// Dmac_Top
module Dmac_Top (
    input  logic        clk,
    input  logic        rst,
    input  logic        write,
    input  logic        HSel,
    input  logic [1:0]  STrans,
    input  logic [31:0] HWData,
    input  logic [31:0] HAddr,
    input  logic [31:0] MRData,
    input  logic        HReady,
    input  logic [1:0]  M_HResp,
    output logic HReadyOut,
    output logic [1:0] S_HResp,
    input  logic [1:0]  DmacReq,      
    input  logic        Bus_Grant,   
    output logic [31:0] MAddress,
    output logic [31:0] MWData,
    output logic [3:0]  MBurst_Size,
    output logic        MWrite,
    output logic [1:0]  MTrans,
    output logic [3:0]  MWStrb,
    output logic        Bus_Req,
    output logic        Interrupt,
    output logic [1:0]  ReqAck
);
    logic con_sel, con_en, irq, con_new_sel, C_config;
    logic hold;
    logic channel_en_1, channel_en_2;
    Dmac_Main_Datapath datapath_inst (
        .clk            (clk),
        .rst            (rst),
  ...
Settings: LEC_CHECK=0, CAP_MARGIN=20, CORE_MARGIN=2, CORE_UTILIZATION=72, CTS_CLUSTER_DIAMETER=28, CTS_CLUSTER_SIZE=36, PLACE_DENSITY_LB_ADDON=0.01, SETUP_SLACK_MARGIN=1.4, SLEW_MARGIN=20, TNS_END_PERCENT=80; clock period 4.78 ns.
run.sh (not shown) runs the stock make flow with config.mk's settings and CLKGATE_MAP_FILE=.
The first run never finished: it broke off in global routing (5_1_grt).
Next try:
Settings changed: CTS_CLUSTER_DIAMETER 28 to 370, CTS_CLUSTER_SIZE 36 to unset, PLACE_DENSITY set to 0.6, PLACE_DENSITY_LB_ADDON 0.01 to unset, SETUP_SLACK_MARGIN 1.4 to unset, TNS_END_PERCENT 80 to unset.
Clock period 4.78 ns to 4.77 ns, I/O delays scaled along.
Result:
- This time the run reached the layout checks and failed them: setup timing
- synthesized cell count does not change
- area after synthesis does not change
- die size stays the same
Next try:
Settings changed: CORE_MARGIN 2 to 3, CTS_CLUSTER_DIAMETER 370 to 271, CTS_CLUSTER_SIZE set to 14, PLACE_DENSITY 0.6 to unset, PLACE_DENSITY_LB_ADDON set to 0.01, SETUP_SLACK_MARGIN set to 0.69.
=> The changed run completed and failed the layout checks on setup timing; cell area is lower by 1.3%; cell count falls by 1.8%; register-to-register slack improves by 0.10 ns; synthesized cell count is unchanged; utilization shrinks by 0.29 points; count of clock-buffer cells in the layout goes down by 21; global-route usage goes up by 0.45 points.

========
Starting RTL as in the previous note.
export LEC_CHECK = 0
export CAP_MARGIN = 40
export CELL_PAD_IN_SITES_DETAIL_PLACEMENT = 2
export CELL_PAD_IN_SITES_GLOBAL_PLACEMENT = 2
export CORE_ASPECT_RATIO = 1.26
export CORE_MARGIN = 10
export CORE_UTILIZATION = 40
export CTS_CLUSTER_DIAMETER = 279
export GPL_ROUTABILITY_DRIVEN = 0
export GPL_TIMING_DRIVEN = 1
export MAX_ROUTING_LAYER = met4
export PLACE_DENSITY_LB_ADDON = 0.04
export SLEW_MARGIN = 15
create_clock -name core_clock -period 6.15 [get_ports {clk}]
Change:
Settings changed: CAP_MARGIN 40 to 20, CELL_PAD_IN_SITES_DETAIL_PLACEMENT 2 to default, CELL_PAD_IN_SITES_GLOBAL_PLACEMENT 2 to default, CORE_ASPECT_RATIO 1.26 to default, CTS_CLUSTER_DIAMETER 279 to 392, GPL_TIMING_DRIVEN 1 to 0, PLACE_DENSITY_LB_ADDON 0.04 to 0.18, SLEW_MARGIN 15 to 20.
Clock period 6.15 ns to 8.44 ns, I/O delays scaled along.
Effect: The new run finished clean. Via count rises slightly. Worst setup slack improved by 0.059 ns. Design area barely changes. Non-clock buffer count rose by 136. Core utilization grows by 0.12 points. First-iteration DRC count increases by well over a third. Critical path depth grows by 1. Combinational power shrinks by a quarter to a third.
Change:
Settings changed: CORE_MARGIN 10 to 2, CORE_UTILIZATION 40 to 44, CTS_CLUSTER_DIAMETER 392 to default, GPL_ROUTABILITY_DRIVEN 0 to default, GPL_TIMING_DRIVEN 0 to default, MAX_ROUTING_LAYER met4 to default, PLACE_DENSITY from default to 0.6, PLACE_DENSITY_LB_ADDON 0.18 to default.
Clock period 8.44 ns to 5.41 ns, I/O delays scaled along.
Critical path depth stays the same; area after synthesis does not change; via count shrinks by 1.4%; first-iteration DRC count grows by 10%.
No activity file was given, so power comes from the tool's default toggle rates.
